Setup of trial 73:
==> flow/design.v <==
`timescale 1ns / 1ps
module fifo
(
 input we,  
 input re,
 input clk,
 input rst,
 input [7:0] data_in,
 output full,
 output reg [7:0] data_o,
 output  empty
);
integer i;
reg [4:0] pr,pw;
reg [7:0] mem [31:0];
assign empty = (pw == pr);
assign full  = ((pw + 5'd1) == pr);
 always@(posedge clk )
begin
 if(!rst)
  begin
   pr<=5'd1;
   pw<=5'd1;
   for(i=0;i<=31;i=i+1)
    begin
      mem[i]<=8'b0;
    end
  end
else
begin
  if(re&&!empty)
   begin
     data_o<=mem[pr];
     pr<=pr+5'd1;
   end
  if(we&&!full )
   begin
     mem[pw]<=data_in;
     pw<=pw+5'd1;
   end
end
end
endmodule
`timescale 1ns / 1ps
module UART_User_interface(
input [7:0]data_in,
input [2:0]addr,
input wr_en,
input rd_en,
input rst,
input clk,
input fifo_full,
output reg [7:0]AXI_data_out,
output reg [7:0]data_fifo,
output reg fifo_wr_en,
output     [7:0]reg_array0,
output     [7:0]reg_array1,
output     [7:0]reg_array3,
output     [7:0]reg_array4
    );
 reg [7:0] mem [0:7];
assign reg_array0=mem[0];    
assign reg_array1=mem[1];    
assign reg_array3=mem[3];    
assign reg_array4=mem[4];    
always @ (posedge clk) begin
 if (!rst) begin
   mem[0] <= 8'b0;
   mem[1] <= 8'b0;
   mem[2] <= 8'b0;
   mem[3] <= 8'b0;
   mem[4] <= 8'b0;
   mem[5] <= 8'b0;
   mem[6] <= 8'b0;
   mem[7] <= 8'b0;
   AXI_data_out <= 8'b0;
   data_fifo <= 8'b0;
   fifo_wr_en <= 1'b0;
    end
 else begin
   if (wr_en) 
      begin
       mem[addr] <= data_in;
       AXI_data_out <= 0;
         if (addr== 3'b000&& !fifo_full && reg_array3[7] == 0)
         begin                              
            fifo_wr_en <= 1'b1;             
            data_fifo <= data_in;
            mem[5] <= 8'b11111101;
         end 
         else 
         begin
            mem[5]<= 8'b11111111;
            fifo_wr_en <= 1'b0;
            data_fifo <= 8'b0;
         end  
   end	  
   else if (rd_en) begin
	       AXI_data_out <= mem[addr];
	       fifo_wr_en <= 1'b0;
   end
   else begin
	      AXI_data_out <= 0;
	      fifo_wr_en <= 1'b0;
	      mem[5]<= 8'b11111111;
   end	 
 end
end
endmodule
`timescale 1ns / 1ps
module c_div
(
input control,               
input clk_cpu,               
input rst,
input [7:0] tx,              
input [7:0] rate,            
output reg baud_clock,       
output reg baud_tick         
);
reg [15:0] value_rate;
reg  [22:0] int_counter;
reg generate_clk;
always @( posedge clk_cpu)
begin
	if (!rst)
		begin
         value_rate <=16'b0;
		 int_counter <= 0;
	     baud_clock <=1;
         generate_clk <= 0;
         baud_tick <= 0;
		end
    else if (control) begin
         value_rate <= {rate,tx};
         generate_clk <= 1;
         baud_tick <= 0;
    end
    else if (generate_clk) begin
	      if (int_counter == ((value_rate/2)))   
		     begin
		      int_counter <= 0;
		      baud_clock <= ~baud_clock;
		      baud_tick <= ~baud_clock;
		      end
	      else begin
		      int_counter <= int_counter + 1;
		      baud_tick <= 0;
	      end
          end
    else begin
             value_rate <= 16'b0;
		     int_counter <= 0;
	         baud_clock <=1;
	         baud_tick <= 0;
         end
end
endmodule
`timescale 1ns / 1ps
module Process(
    input LCR0,                            
    input LCR1,
    input LCR2,                            
    input LCR3,                            
    input LCR4,                           
    input LCR5,
    input [7:0] data_in,  
    input fifo_empty,                      
    input clk,
    input reset,
    input tx_ready,                       
    output reg  fifo_read,                
    output reg [8:0] data_out,  
    output reg  [3:0] data_length,
    output reg [1:0] num_stop_bit,     
    output reg data_out_active         
    );
 reg  [3:0] data_in_length ;
 reg [7:0] data;
 reg [2:0] state;
 reg [2:0] next_state;
 reg parity;
 parameter  IDLE = 1'b0;
 parameter  data_processing = 1'b1;
always @(posedge clk)
begin
  if (reset==0)  state<= IDLE;
  else           state<= next_state;
end
always @*
 begin
   data_out_active =  0;
   data_out =0;
   num_stop_bit =0;
   data_length =0;
   fifo_read = 0;
   data = 0;
   data_in_length = 0;
   parity = 0;
   next_state = IDLE;
   case (state)
   IDLE:
     begin
    if ( fifo_empty == 0 && tx_ready)   
       begin                            
      fifo_read = 1;                     
     next_state = data_processing ;
       end
 end
data_processing:
    begin
    data_out_active=1;
 case({LCR0,LCR1})               
      2'b00:   begin data_in_length =5; data = {3'b000, data_in[4:0]}; end
      2'b01:   begin data_in_length =6; data = {2'b00,  data_in[5:0]}; end
      2'b10:   begin data_in_length =7; data = {1'b0,   data_in[6:0]}; end
      default: begin data_in_length =8; data = data_in;               end
 endcase
 parity = (^data) ^ LCR5;
     if (LCR3==1)
 begin
      data_length = data_in_length + 4'd1 ;
      data_out = {1'b0,data} | ({8'b0,parity} << data_in_length) ;
     end
 else
      begin
      data_length =  data_in_length;
      data_out = {1'b0,data};
      end
 case (LCR2)                             
 1'b0:    num_stop_bit=2'b01;    
 default: begin
        case({LCR0,LCR1})
        2'b00:   num_stop_bit=2'b10 ;     
        default: num_stop_bit= 2'b11 ;    
        endcase
     end
endcase
    if(!tx_ready)
       next_state=  IDLE;
    else
       next_state=  data_processing ;
    end
 default: begin
    next_state = IDLE;
 end
endcase
 end
endmodule
`timescale 1ns / 1ps
module transmitter(
    input [8:0] data_in,           
    input [1:0] num_stop_bit,
    input reset,
    input [3:0] data_length,            
    input MCR1,                   
    input clk,                   
    input baud_tick,             
    input data_valid ,            
    input n_CTS ,
    output reg  serial_data_out,
    output reg  n_RTS,                       
    output reg  tx_done,          
    output tx_ready              
    );
  reg  [9:0] data;
  reg [13:0] clk_counter;
  reg [3:0] length;
  reg [3:0] bit_counter;  
  reg start_transmit;
  reg tx;
  assign tx_ready = !tx_done;
always @(posedge clk)
 begin
   if (!reset) begin
        data <= 0;
        length <= 0;
        clk_counter <=0;
        bit_counter <= 0;
        n_RTS <= 1;
        tx_done <=0;
        serial_data_out <= 1;
        tx <=1;
       end
   else if (!baud_tick) begin
   end
   else if (data_valid && MCR1 && tx && !n_CTS) begin
         data <= {data_in[8:0],1'b0};      
         length <= data_length;
         bit_counter <= 0;
         tx_done <= 0;
         n_RTS <= 1;    
         tx <=0;
   end 
  else if ( MCR1 && !tx)begin
    n_RTS <= 0;   
    if (bit_counter <= length) begin
       if (clk_counter == 15) begin              
          clk_counter <=  0;                     
          bit_counter <= bit_counter + 1;
          serial_data_out <= data[0];
          data <= {1'b0,data[9:1]};
          end
       else  begin
          serial_data_out <= data[0];
          clk_counter <= clk_counter +1;
        end      
     end
    else begin
     n_RTS <= 0;
        case (num_stop_bit)
      2'b01: begin
           if (clk_counter == 15)begin             
             clk_counter <=  0;
             tx_done <= 1;
             tx<=1;       
             serial_data_out <= 1;
              end
           else  begin
             serial_data_out <=1;
             clk_counter <= clk_counter +1;            
           end
       end
      2'b10:begin                         
           if (clk_counter == 23)begin            
             clk_counter <=  0;
             tx_done <= 1;
             tx<=1;     
             serial_data_out <=1;
              end
           else  begin
             clk_counter <= clk_counter +1;
              serial_data_out <=1;              
              end         
       end
    2'b11:begin
           if (clk_counter == 31)begin             
             clk_counter <=  0;
             tx_done <= 1;
             tx<=1;      
             serial_data_out <=1;
              end
           else  begin
             clk_counter <= clk_counter +1;
             serial_data_out <=1;             
              end         
      end
    default begin
           if (clk_counter == 15)begin             
             clk_counter <=  0;
             tx_done <= 1;
             tx<=1;         
             serial_data_out <=1;
              end
           else  begin
             clk_counter <= clk_counter +1; 
             serial_data_out <=1;            
              end       
     end
     endcase
    end    
 end
 else begin
       data <= 0;
       length <= 0;
       clk_counter <=0;
       bit_counter <= 0;
       n_RTS <= 1;
       tx_done <=0;
       serial_data_out <= 1;
       tx <= 1;
 end 
end
endmodule
`timescale 1ns / 1ps
module UART_Top_Module(
input clk,                      
input rst,                      
input [7:0] data_in,            
input wr_en,rd_en,              
input [2:0] address,            
output  [7:0]data_o,            
output  serial_data_out,        
output  n_RTS,                  
output  tx_done,                
input   n_CTS                 
);
wire b1;
wire [7:0]b2;
wire b3;
wire [7:0]ar0;
wire [7:0]ar1;
wire [7:0]ar3;
wire [7:0]ar4;
wire e1, e2;
wire [8:0]e3;
wire [1:0]e4;
wire [3:0]e5;
wire e6;
wire c1, c3;
wire [7:0]c2;
wire  d1, d2;
assign tx_done = e6;
 UART_User_interface UI1 ( .clk(clk), .rst(rst),
  .wr_en(wr_en), .rd_en(rd_en), .data_in(data_in)
  , .addr(address), .fifo_full(b1),
  .data_fifo(b2), .fifo_wr_en(b3), .AXI_data_out(data_o),
  .reg_array0(ar0), .reg_array1(ar1), .reg_array3(ar3)
  , .reg_array4(ar4)
  );
  fifo F1( .clk(clk), .rst(rst),
  .we(b3), .data_in(b2), .re(c1),
  .full(b1), .data_o(c2), .empty(c3));
  c_div CD1( .rst(rst),
  .clk_cpu(clk), .tx(ar0), .rate(ar1), .control(ar3[7]),
  .baud_clock(d1), .baud_tick(d2));
  Process pr(
  .clk(clk), 
  .reset(rst),
  .data_in(c2), 
  .fifo_empty(c3), 
  .tx_ready(e1),
  .LCR0(ar3[0]), 
  .LCR1(ar3[1]),
  .LCR2(ar3[2]),
  .LCR3(ar3[3]),
  .LCR4(ar3[4]),
  .LCR5(ar3[5]),
  .fifo_read(c1), 
  .data_out_active(e2),
  .data_out(e3), 
  .num_stop_bit(e4),
  .data_length(e5));
  transmitter TX(  .reset(rst),
  .data_valid(e2), .data_in(e3), .num_stop_bit(e4), .data_length(e5), .MCR1(ar4[1]), .clk(clk), .baud_tick(d2),
  .serial_data_out(serial_data_out), .n_RTS(n_RTS), .tx_done(e6),.tx_ready(e1),.n_CTS(n_CTS));
 endmodule
Settings: LEC_CHECK=0, ABC_AREA=1, CAP_MARGIN=35, CELL_PAD_IN_SITES_GLOBAL_PLACEMENT=0, CORE_MARGIN=9, CORE_UTILIZATION=26, CTS_CLUSTER_DIAMETER=76, MAX_ROUTING_LAYER=met5, MIN_ROUTING_LAYER=met1, PLACE_DENSITY_LB_ADDON=0.13, SETUP_SLACK_MARGIN=0.57, SLEW_MARGIN=30; clock period 4.74 ns.
run.sh (not shown) runs the stock make flow with config.mk's settings and CLKGATE_MAP_FILE=.
Trial 73: flow completed, timing, DRC and antenna clean
For build 72, these inputs were changed with respect to trial 73:
Settings: MIN_ROUTING_LAYER no longer set, was met1; ABC_AREA no longer set, was 1; CTS_CLUSTER_DIAMETER no longer set, was 76; SETUP_SLACK_MARGIN no longer set, was 0.57; CORE_UTILIZATION now 40, was 26; MAX_ROUTING_LAYER no longer set, was met5; PLACE_DENSITY_LB_ADDON no longer set, was 0.13; CORE_MARGIN now 2, was 9; CAP_MARGIN now 20, was 35; CELL_PAD_IN_SITES_GLOBAL_PLACEMENT no longer set, was 0; SLEW_MARGIN now 20, was 30; the clock period (ns, I/O delays scaled along) now 3.57, was 4.74.
==> comparison <==
- In build 72 the data arrival at the endpoint of the critical path turned out 0.59 ns lower than in trial 73.
- Build 72 improves on trial 73 in wire length.
- Per the comparison of build 72 with trial 73, cell area dropped 350 sq um, synthesis-to-layout area growth shrank by 1.7 points.
- Setup WNS trial 73 -> build 72: worse
